## SUBWAY
module SUBWAY(
    clk,
    rst_n,
    in_valid,
    init,
    in0,
    in1,
    in2,
    in3,
    out_valid,
    out
);
Size: roughly 500 cells after synthesis, roughly 16 I/O pins, ~7000 µm² of cells after synthesis.
export LEC_CHECK = 0
export CAP_MARGIN = 20
export CELL_PAD_IN_SITES_DETAIL_PLACEMENT = 1
export CORE_ASPECT_RATIO = 0.5
export CORE_MARGIN = 2
export CORE_UTILIZATION = 40
export CTS_CLUSTER_DIAMETER = 239
export CTS_CLUSTER_SIZE = 98
export PLACE_DENSITY_LB_ADDON = 0.01
export SETUP_SLACK_MARGIN = 0.15
export SLEW_MARGIN = 20
export TNS_END_PERCENT = 10
create_clock -name core_clock -period 2.5 [get_ports {clk}]
run.sh (not shown) runs the stock make flow with config.mk's settings and CLKGATE_MAP_FILE=.
The baseline finished with timing, DRC and antenna clean.
Rerun with:
ABC_AREA = 1   (was default)
CAP_MARGIN = 30   (was 20)
CELL_PAD_IN_SITES_DETAIL_PLACEMENT = 2   (was 1)
CORE_ASPECT_RATIO = 0.68   (was 0.5)
CTS_CLUSTER_DIAMETER = 53   (was 239)
CTS_CLUSTER_SIZE = default   (was 98)
GPL_ROUTABILITY_DRIVEN = 1   (was default)
GPL_TIMING_DRIVEN = 0   (was default)
HOLD_SLACK_MARGIN = 0.26   (was default)
MAX_ROUTING_LAYER = met5   (was default)
PLACE_DENSITY_LB_ADDON = 0.18   (was 0.01)
SETUP_SLACK_MARGIN = default   (was 0.15)
TNS_END_PERCENT = 65   (was 10)
Now the flow ran to the end with violations: setup timing.
Utilization climbs by 0.74 points.
Final cell count rose by 33%.
Power is higher by 13%.
Rerun with:
ABC_AREA = default   (was 1)
CAP_MARGIN = 20   (was 30)
CELL_PAD_IN_SITES_DETAIL_PLACEMENT = 1   (was 2)
CORE_ASPECT_RATIO = 0.5   (was 0.68)
CORE_UTILIZATION = 44   (was 40)
CTS_CLUSTER_DIAMETER = 239   (was 53)
CTS_CLUSTER_SIZE = 98   (was default)
GPL_ROUTABILITY_DRIVEN = default   (was 1)
GPL_TIMING_DRIVEN = default   (was 0)
HOLD_SLACK_MARGIN = default   (was 0.26)
MAX_ROUTING_LAYER = default   (was met5)
PLACE_DENSITY_LB_ADDON = 0.01   (was 0.18)
SETUP_SLACK_MARGIN = -0.25   (was default)
TNS_END_PERCENT = 95   (was 65)
=> The new run completed with no timing, DRC or antenna violations; routed wire length drops by 50%; first-iteration DRC count drops by 69%; final area went down by 4.7%; area after synthesis went down by 2.9%; worst setup slack improved by 0.27 ns; global-route usage came out lower by 8.6 points; sequential share of layout area rose by 2.8 points; die area shrinks by 11%; sequential power is about the same; power went down by 11%.
Rerun with:
ABC_AREA = 1   (was default)
CELL_PAD_IN_SITES_DETAIL_PLACEMENT = 2   (was 1)
CORE_ASPECT_RATIO = 0.68   (was 0.5)
CORE_UTILIZATION = 40   (was 44)
CTS_CLUSTER_DIAMETER = default   (was 239)
CTS_CLUSTER_SIZE = default   (was 98)
GPL_ROUTABILITY_DRIVEN = 1   (was default)
GPL_TIMING_DRIVEN = 0   (was default)
HOLD_SLACK_MARGIN = 0.26   (was default)
MAX_ROUTING_LAYER = met4   (was default)
PLACE_DENSITY_LB_ADDON = 0.18   (was 0.01)
SETUP_SLACK_MARGIN = default   (was -0.25)
TNS_END_PERCENT = 65   (was 95)
Effect: The new run completed without violations. Setup slack degrades by 0.097 ns. Via count grows by 42%. Utilization came out lower by 4.4 points. Global-route usage rose by 9.1 points.
Rerun with:
CELL_PAD_IN_SITES_DETAIL_PLACEMENT = default   (was 2)
CORE_ASPECT_RATIO = default   (was 0.68)
CORE_MARGIN = 5   (was 2)
HOLD_SLACK_MARGIN = default   (was 0.26)
PLACE_DENSITY_LB_ADDON = default   (was 0.18)
TNS_END_PERCENT = 75   (was 65)
clock period = 2.6 ns   (was 2.5 ns; I/O delays follow)
Effect: Die area climbs by 8.7%. Design area does not change. Sequential share of layout area stays the same. Final cell count is about the same. Critical path depth drops by 1. Global-route usage drops by 11 points. Fmax climbs by 6.0%. Clock power stays flat. Synthesized cell count stays the same. Wire length drops by 43%. Non-clock buffer count is unchanged.
Rerun with:
ABC_AREA = default   (was 1)
CORE_MARGIN = 4   (was 5)
GPL_ROUTABILITY_DRIVEN = default   (was 1)
GPL_TIMING_DRIVEN = default   (was 0)
MAX_ROUTING_LAYER = default   (was met4)
TNS_END_PERCENT = default   (was 75)
=> The changed run completed with no timing, DRC or antenna violations. Power is lower by 6.2%. Clock power goes down by about 16%. Combinational power decreases by about 10%. Count of clock-buffer cells in the layout increases by 4.

---

Starting RTL as in the previous note.
Settings: LEC_CHECK=0, CAP_MARGIN=20, CORE_MARGIN=2, CORE_UTILIZATION=68, CTS_CLUSTER_SIZE=37, HOLD_SLACK_MARGIN=0.24, SETUP_SLACK_MARGIN=0.3, SLEW_MARGIN=20; clock period 1.29 ns.
The baseline died in clock tree synthesis, error DPL-0033.
==> next run, changes <==
- CORE_UTILIZATION: 68 -> 40
- CTS_CLUSTER_SIZE: 37 -> unset
- HOLD_SLACK_MARGIN: 0.24 -> unset
- SETUP_SLACK_MARGIN: 0.3 -> unset
- clock period: 1.29 -> 2.5 ns (I/O delays scaled with it)
Effect:
- The new run passed the timing, design-rule and antenna checks
- die size goes up by 67%
- area after synthesis stays the same
- synthesized cell count stays the same
==> next run, changes <==
- SETUP_SLACK_MARGIN: unset -> 0.65
- clock period: 2.5 -> 2.32 ns (I/O delays scaled with it)
What happened: The changed run went through all stages and came out clean; worst setup slack got worse by 0.092 ns; cell area climbs by a few percent; cell count goes up slightly; critical path depth is unchanged; via count goes up by a few percent; fmax grows by a few percent; sequential share of layout area decreases by 1.5 points; worst hold slack loses 0.0056 ns; register-to-register slack degrades by 0.09 ns; global-route usage went up by 0.72 points.
==> next run, changes <==
- CORE_UTILIZATION: 40 -> 58
- SETUP_SLACK_MARGIN: 0.65 -> unset
- TNS_END_PERCENT: unset -> 5
- clock period: 2.32 -> 1.96 ns (I/O delays scaled with it)
Outcome: Now the flow finished with setup timing left; utilization rises by 20 points; combinational power rises by about 9%; register-to-register slack loses 0.30 ns; routed wire length came out lower by 1.8%; worst setup slack loses 0.30 ns; final area went down by 2.7%; first-iteration DRC count rose by 45%; via count goes down by 1.5%; power grows by 13%; final cell count drops by 11%; clock-buffer cell count went up by 6.
==> next run, changes <==
- ABC_AREA: unset -> 1
- CORE_UTILIZATION: 58 -> 71
- TNS_END_PERCENT: 5 -> unset
- clock period: 1.96 -> 1.73 ns (I/O delays scaled with it)
Result: The changed run finished with setup timing left. Via count climbs by 34%. Power climbs by 19%. Count of clock-buffer cells in the layout climbs by 2. Die area drops by 15%. Worst setup slack degrades by 0.12 ns. Critical path depth climbs by 4. Routed wire length climbs by 31%. Synthesized area climbs by 3.0%.
==> next run, changes <==
- ABC_AREA: 1 -> unset
- CORE_UTILIZATION: 71 -> 40
- clock period: 1.73 -> 2.32 ns (I/O delays scaled with it)
What happened: This time the run went through all stages and came out clean; routed wire length decreases by 22%; via count is lower by 25%; total power shrinks by 29%; clock skew went up by 0.0042 ns; count of clock-buffer cells in the layout fell by 10.

---

Setup of v19:
SUBWAY again, from the RTL that the note above started with.
clock: 1.78 ns
lec_check: 0
abc_area: 1
cap_margin: 35
cell_pad_in_sites_global_placement: 0
core_aspect_ratio: 1.96
core_margin: 2
core_utilization: 30
cts_cluster_diameter: 394
cts_cluster_size: 98
hold_slack_margin: 0.02
max_routing_layer: met5
place_density_lb_addon: 0.1
setup_slack_margin: -0.18
slew_margin: 20
tns_end_percent: 15
v19 -> stages 100% | layout checks FAIL | negative setup slack
#### Input delta (v41 over v19)
- swapping 98 for 32 in CTS_CLUSTER_SIZE
- clearing CELL_PAD_IN_SITES_GLOBAL_PLACEMENT, which used to be 0
- swapping 15 for 50 in TNS_END_PERCENT
- swapping 30 for 70 in CORE_UTILIZATION
- swapping -0.18 for -0.03 in SETUP_SLACK_MARGIN
- swapping 1.96 for 0.91 in CORE_ASPECT_RATIO
- swapping 394 for 51 in CTS_CLUSTER_DIAMETER
- swapping 0.02 for -0.01 in HOLD_SLACK_MARGIN
Notes after the runs:
Each of v41 and v19 falls short of a clean finish. Delta (v41 minus v19): global-route wire length before repair lower, static leakage lower, number of signal-net buffers in the layout lower, fraction of power consumed by the clock network lower.
Setup changes, v41 to v43
- HOLD_SLACK_MARGIN now 0.14, was -0.01
- CORE_UTILIZATION now 21, was 70
- CTS_CLUSTER_DIAMETER now 394, was 51
- SETUP_SLACK_MARGIN now -0.18, was -0.03
- CTS_CLUSTER_SIZE now 98, was 32
Findings:
Although it ran to completion, v43 produced a layout that fails the final checks because of negative setup slack. [v41] flow finished | final checks: failed | reasons: negative setup slack. Average routed wire per standard cell, v43 vs v41: down by more than a quarter. Sort v41 and v43 by critical path required time asc -> top: v41. Changes observed in v43 relative to v41: total number of cells along the worst setup path shrank by 1; maximum frequency grew by 16%; detailed-routed wire length on met2 shrank by 14%.
The following lists how v44 was set up differently from v43:
- CTS_CLUSTER_DIAMETER: 394 -> 51
- MIN_ROUTING_LAYER: unset -> met2
- SLEW_MARGIN: 20 -> 10
- HOLD_SLACK_MARGIN: 0.14 -> unset
- CORE_MARGIN: 2 -> 7
- CELL_PAD_IN_SITES_DETAIL_PLACEMENT: unset -> 2
- PLACE_DENSITY_LB_ADDON: 0.1 -> unset
- CTS_CLUSTER_SIZE: 98 -> 30
- SETUP_SLACK_MARGIN: -0.18 -> -0.03
==> results <==
Relative to v43, final-layout clock-cell area share increased by 0.49 points in v44. Taking v43 as the reference, in v44 cell count along the critical path now sits higher, combinational fraction of design power now sits higher, setup total negative slack now sits lower. In v44 the cell count turned out 0.40% lower than in v43. v44: portion of total power attributed to the clock network is 0.2 points lower than what v43 reported. Looking at final worst setup slack, v44 sits 160 ps lower than v43 does. Re number of detailed-route iterations in the first pass: no difference whatsoever between v43 and v44. Status v44: flow complete, layout not clean - negative setup slack. v43 ran in full, but the layout does not pass; the checks complain about negative setup slack. Of v44 and v43, the higher count of endpoints failing setup in the final report belongs to v44.
#### Input delta (v2 over v44)
- a change of CORE_UTILIZATION from 21 to 72
- an added HOLD_SLACK_MARGIN of -0.01
- a change of SETUP_SLACK_MARGIN from -0.03 to 0.53
- an added PLACE_DENSITY_LB_ADDON of 0.1
- a deleted CELL_PAD_IN_SITES_DETAIL_PLACEMENT that had been 2
- a change of CTS_CLUSTER_SIZE from 30 to 32
- a deleted MIN_ROUTING_LAYER that had been met2
- a change of SLEW_MARGIN from 10 to 20
- a change of ABC_AREA from 1 to 0
- a change of CORE_MARGIN from 7 to 2
## What came out
v2: DPL-0038 in 5_1_grt -> run aborted. v44 -> v2: count of input and output buffers delta 0, exact match. v2 vs v44, synthesized instance count went down by 33%. v2 vs. v44: sequential element share of the synthesized area increased 2.0 points; post-synthesis cell type count went up.

---

SUBWAY again, from the RTL that the note above started with.
clock: 1.44 ns
lec_check: 0
abc_area: 1
cap_margin: 20
core_margin: 2
core_utilization: 72
cts_cluster_diameter: 320
place_density: 0.36
slew_margin: 20
The first run finished but fails on setup timing.
Change:
Settings changed: ABC_AREA 1 to not set, CORE_UTILIZATION 72 to 61, CTS_CLUSTER_DIAMETER 320 to not set, PLACE_DENSITY 0.36 to not set.
Clock period 1.44 ns to 2.15 ns, I/O delays scaled along.
The changed run completed, yet does not pass: setup timing.
Worst setup slack gains 620 ps.
Area after synthesis went down by 2.9%.
Sequential cell count stays the same.
Clock-buffer cell count went up by 4.
Global-route usage went down by 11 points.
Final cell count drops by 27%.
Change:
Settings changed: CORE_UTILIZATION 61 to 68.
Clock period 2.15 ns to 2.32 ns, I/O delays scaled along.
Result: The changed run produced a layout that fails on setup timing; global-route usage is higher by 3.0 points; routed wire length is higher by 7.1%; clock skew is lower by 3.2 ps; power is lower by 9.4%; setup slack gets worse by 80 ps; utilization is higher by 7.1 points; cell area is lower by 1.2%; count of clock-buffer cells in the layout is higher by 2.
Change:
Settings changed: ABC_AREA set to 1, CORE_UTILIZATION 68 to 62.
Clock period 2.32 ns to 1.76 ns, I/O delays scaled along.
Effect:
- The changed run ran to the end with violations: setup timing
- global-route usage decreases by 1.9 points
- wire length is higher by about 1%
- cell count climbs by 38%
- first-iteration DRC count goes up by about 50%
- clock power went up by 31%
- critical path depth rose by 5
- hold slack gets worse by 28 ps
- synthesized area is higher by 3.0%
- via count rises by 26%
- cell area rises by 3.4%
- worst setup slack gains 16 ps
Change:
Settings changed: CORE_UTILIZATION 62 to 72, CTS_CLUSTER_DIAMETER set to 160.
Clock period 1.76 ns to 1.37 ns, I/O delays scaled along.
What happened:
- The new run finished but failed the layout checks on setup timing
- synthesized cell count does not change
- combinational power is higher by 71%
- setup slack got worse by 530 ps
- cell area climbs by 7.2%
- critical path depth does not change
- fmax went down by 6.7%
- total power goes up by 42%
- via count is higher by 20%
- routed wire length increases by about 70%
- core utilization came out higher by 18 points
- synthesized area is unchanged
Change:
Settings changed: CTS_CLUSTER_DIAMETER 160 to 237, CTS_CLUSTER_SIZE set to 95.
Clock period 1.37 ns to 1.62 ns, I/O delays scaled along.
What happened: The new run finished but failed the layout checks on setup timing; worst hold slack improves by 92 ps; non-clock buffer count shrinks by 14; die size is unchanged; synthesized cell count does not change; synthesized area stays the same; design area shrinks by a few percent; clock power shrinks by a quarter to a third; first-iteration DRC count shrinks by well over a third.

---

SUBWAY again, from the RTL that the note above started with.
clock: 1.29 ns
lec_check: 0
cap_margin: 35
core_margin: 2
core_utilization: 72
cts_cluster_diameter: 92
cts_cluster_size: 30
slew_margin: 20
The first run never finished: it broke off in global routing with ODB-0269.
Edit:
CAP_MARGIN = 20   (was 35)
CTS_CLUSTER_DIAMETER = not set   (was 92)
clock period = 1.98 ns   (was 1.29 ns; I/O delays follow)
After rerunning:
- With this change the flow ran to the end with violations: setup timing
- die area is unchanged
- synthesized area stays the same
- synthesized cell count does not change
Edit:
CTS_CLUSTER_DIAMETER = 81   (was not set)
PLACE_DENSITY = 0.35   (was not set)
SETUP_SLACK_MARGIN = 0.59   (was not set)
The changed run finished with setup timing left.
Clock power rose by 9.8%.
Cell count rose by 3.8%.
Worst setup slack loses 0.32 ns.
Global-route usage increases by 7.8 points.
Edit:
CTS_CLUSTER_DIAMETER = not set   (was 81)
CTS_CLUSTER_SIZE = 14   (was 30)
PLACE_DENSITY = not set   (was 0.35)
SETUP_SLACK_MARGIN = not set   (was 0.59)
=>
- The changed run finished with setup timing left
- wire length drops by 45%
- design area drops by 9.6%
- via count drops by 17%

---

## amber
Starting RTL as in the previous note.
// SUBWAY
module SUBWAY(
    clk,
    rst_n,
    in_valid,
    init,
    in0,
    in1,
    in2,
    in3,
    out_valid,
    out
);
export LEC_CHECK = 0
export ABC_AREA = 1
export CAP_MARGIN = 20
export CELL_PAD_IN_SITES_GLOBAL_PLACEMENT = 1
export CORE_ASPECT_RATIO = 0.93
export CORE_MARGIN = 5
export CORE_UTILIZATION = 40
export GPL_ROUTABILITY_DRIVEN = 1
export GPL_TIMING_DRIVEN = 1
export MAX_ROUTING_LAYER = met4
export PLACE_DENSITY_LB_ADDON = 0.19
export SLEW_MARGIN = 5
export TNS_END_PERCENT = 60
create_clock -name core_clock -period 1.29 [get_ports {clk}]
Every stage of amber finished as expected; the final checks, on the other hand, flagged setup timing, which means the layout fails.
Input-level comparison between maple and amber:
Settings: SLEW_MARGIN changed from 5 to 20; TNS_END_PERCENT removed (was 60); CTS_CLUSTER_DIAMETER newly set to 199; GPL_TIMING_DRIVEN removed (was 1); CTS_CLUSTER_SIZE newly set to 25; MAX_ROUTING_LAYER removed (was met4); ABC_AREA removed (was 1); CORE_ASPECT_RATIO removed (was 0.93); GPL_ROUTABILITY_DRIVEN removed (was 1); CORE_UTILIZATION changed from 40 to 68; CELL_PAD_IN_SITES_GLOBAL_PLACEMENT removed (was 1); CORE_MARGIN changed from 5 to 2; PLACE_DENSITY_LB_ADDON removed (was 0.19).
Findings:
Switching portion of total power: amber and maple compared, lower one is maple. Between amber and maple, aggregate routed wire length is lower for amber, maple comes in above that. In the metrics for amber and maple, the one carrying the lower global routing usage on met3 is amber. [maple] flow finished | final checks: failed | reasons: setup timing. Layout overhead on the synthesized area for maple is lower than for amber. Re register bit count reported by yosys: no difference whatsoever between amber and maple. [compare] base=amber new=maple: post-detailed-route via-to-cell ratio shows an increase of 1.3; non-clock buffer instance count of the final layout fell by about 28%.
## Diff of input files: raven against maple
Settings: CTS_CLUSTER_DIAMETER: 199 -> unset; CORE_UTILIZATION: 68 -> 72; the clock period (ns, I/O delays scaled along): 1.29 -> 2.27.
The runs compared here, maple and raven, all ended either early or with open violations.
What the final checks of raven revealed, after a flow that finished every stage, was a layout that fails on setup timing.
Final checks on maple, whose flow otherwise completed, came back failing, citing setup timing.
Compared with maple, in raven global-route wire length before repair has decreased; count of standard-cell rows has decreased; total length of routed met3 wires has decreased; combinational power has decreased.
Compared to maple, raven was floorplanned on a smaller die.
diff inputs: raven => juniper
Settings: setting ABC_AREA to 1 for the first time; removing CTS_CLUSTER_SIZE (formerly 25); changing CORE_UTILIZATION from 72 to 62; changing the clock period (ns, I/O delays scaled along) from 2.27 to 1.36.
--- outcome ---
Final checks on juniper, whose flow otherwise completed, came back failing, citing setup timing.
Of raven and juniper, the lower number of cells on the critical path belongs to raven.
Compared with raven, in juniper time the final worst path needs with I/O delays and setup fell by 0.39 ns; post-CTS setup buffer count fell by 4; switching share of power fell by 0.61 points.
Routed length per placed instance, raven and juniper: higher on raven
juniper vs raven, total routed wirelength went down by 9.6%.
Edits applied to the flow inputs when going from juniper to garnet:
Settings: a change of CORE_UTILIZATION from 62 to 68; a deleted ABC_AREA that had been 1; a change of the clock period (ns, I/O delays scaled along) from 1.36 to 1.29.
[summary]
When garnet is measured against juniper, its clock network power share turns out 1.8 points lower.
Total number of multi-input combinational cells sits lower in garnet than in juniper.
Worst min-delay path category: input pin to register -> garnet, input pin to asynchronous set/reset pin -> juniper
Number of iterations in the first detailed-routing pass (garnet over juniper): increase, 2
Measured against garnet, the final routed wire length divided by cell count of juniper comes out at 0.52 times the reference value.
Although garnet finished all stages, its layout failed final checks on setup timing.
Taking juniper as the reference, in garnet hold slack decreased by 0.028 ns relative to the old numbers; area fraction in compound gates after synthesis went down 3.4 points.
Power is estimated from default activity; no workload was simulated.
